run 1:
==> flow/design.v (excerpt) <==
module ahb_to_apb_bridge
#(
        parameter AHB_AW = 32,
        parameter APB_AW = 32,
        parameter AHB_DW = 32,
        parameter APB_DW = 8,
        parameter FIFO_SIZE = 8
)
(
        HCLK,        
        HRESETn,     
        HADDR,       
        HSIZE,       
        HWDATA,      
        HWRITE,      
        HRDATA,      
        HREADY,      
        HRESP,       
        HSELAPB,     
        PADDR,       
        PSEL,        
        PENABLE,     
        PWRITE,      
        PWDATA,      
        PRDATA,      
        PREADY,      
        PSLVERR      
);
For scale: ~670 flip-flops, about 160 I/O pins, roughly 0.027 sq mm of cells after synthesis.
Settings: LEC_CHECK=0, CAP_MARGIN=35, CORE_MARGIN=2, CORE_UTILIZATION=72, CTS_CLUSTER_DIAMETER=93, HOLD_SLACK_MARGIN=-0.09, PLACE_DENSITY=0.64, SETUP_SLACK_MARGIN=-0.27, SLEW_MARGIN=20; clock period 2.9 ns.
run.sh (not shown) runs the stock make flow with config.mk's settings and CLKGATE_MAP_FILE=.
| run 1 | all stages done | FAIL | setup timing |
Relative to run 1, the following input files were edited for run 2:
- CTS_CLUSTER_DIAMETER removed (was 93)
- CORE_UTILIZATION changed from 72 to 40
- SETUP_SLACK_MARGIN removed (was -0.27)
- HOLD_SLACK_MARGIN removed (was -0.09)
- CAP_MARGIN changed from 35 to 20
- PLACE_DENSITY removed (was 0.64)
- the clock period (ns, I/O delays scaled along) changed from 2.9 to 6.0
[summary]
- Run 1 ran in full, but the layout does not pass; the checks complain about setup timing.
- Run 2 completed; timing, DRC and antenna clean
- Looking at met2 routing resource usage after global routing across run 1 and run 2, the one that comes out higher is run 1.
- Density: run 2 sparser than run 1
- Looking at actual slew at the worst max-slew pin, run 2 sits above run 1.
- As far as sequential cell count goes, run 1 and run 2 are indistinguishable; the numbers are identical.
- Number of buffer and inverter instances along the worst setup path: run 2 vs run 1 down 3
- Run comparison: run 2 critical path capture point PWDATA[5]; run 1 critical path capture point PWDATA[3]
- Relative to run 1, overall power after layout has gone down in run 2.
- Run 2 against run 1: fraction of the cycle the final worst path needs fell by 39 points; mux share of post-synthesis cell area flat; area of all placed cells without fillers went down by 800 sq um; worst reg-to-reg setup slack rose by 1720 ps.


ahb_to_apb_bridge again, from the RTL that the note above started with.
clock: 3.09 ns
lec_check: 0
cap_margin: 20
core_margin: 2
core_utilization: 72
cts_cluster_diameter: 342
cts_cluster_size: 14
place_density_lb_addon: 0.06
setup_slack_margin: 0.9
slew_margin: 20
The baseline finished but fails on negative setup slack.
Then changed:
- CORE_UTILIZATION: 72 -> 40
- CTS_CLUSTER_DIAMETER: 342 -> unset
- CTS_CLUSTER_SIZE: 14 -> unset
- PLACE_DENSITY_LB_ADDON: 0.06 -> unset
- SETUP_SLACK_MARGIN: 0.9 -> -0.49
- clock period: 3.09 -> 5.23 ns (I/O delays scaled with it)
With this change the flow ran to the end with no violations.
Cell area came out lower by 1.4%.
Hold slack gets better by 0.35 ns.
Count of clock-buffer cells in the layout went down by 12.
Synthesized cell count is unchanged.
Utilization falls by 40 points.
Total power decreases by 37%.
Critical path depth is lower by 2.
Via count shrinks by 14%.
Routed wire length shrinks by 19%.
Sequential power falls by 41%.
Then changed:
- ABC_AREA: unset -> 1
- CORE_ASPECT_RATIO: unset -> 1.33
- CORE_UTILIZATION: 40 -> 72
- CTS_CLUSTER_DIAMETER: unset -> 345
- PLACE_DENSITY: unset -> 0.42
- SETUP_SLACK_MARGIN: -0.49 -> unset
- clock period: 5.23 -> 2.37 ns (I/O delays scaled with it)
Effect: Now the flow reached the layout checks and failed them: negative setup slack. Wire length rises by well over a third. Design area rises by roughly a tenth. Clock power rises by well over a third. First-iteration DRC count rises to 4.2 times its value. Worst setup slack degrades by 1.7 ns. Die area falls by well over a third. Critical path depth rises by 3. Power rises to 3.6 times its value. Non-clock buffer count rises by 164.
Then changed:
- ABC_AREA: 1 -> unset
- CORE_ASPECT_RATIO: 1.33 -> unset
- CORE_UTILIZATION: 72 -> 40
- CTS_CLUSTER_DIAMETER: 345 -> unset
- PLACE_DENSITY: 0.42 -> unset
- clock period: 2.37 -> 5.23 ns (I/O delays scaled with it)
The changed run finished with timing, DRC and antenna clean.
Synthesized area decreases by about 4.7%.
Utilization decreases by 42 points.
Sequential power decreases by about 60%.
Then changed:
- ABC_AREA: unset -> 1
- CORE_UTILIZATION: 40 -> 72
- PLACE_DENSITY: unset -> 0.42
- clock period: 5.23 -> 2.77 ns (I/O delays scaled with it)
This time the run finished but fails on negative setup slack.
First-iteration DRC count rose to 3.8 times its value.
Count of clock-buffer cells in the layout fell by 7.
Area after synthesis climbs by 4.9%.
Power climbs to 3.1 times its value.
Via count goes up by 77%.
Worst hold slack gets worse by 0.0042 ns.
Flip-flop count stays the same.
Design area grows by 11%.
Power is estimated from default activity; no workload was simulated.
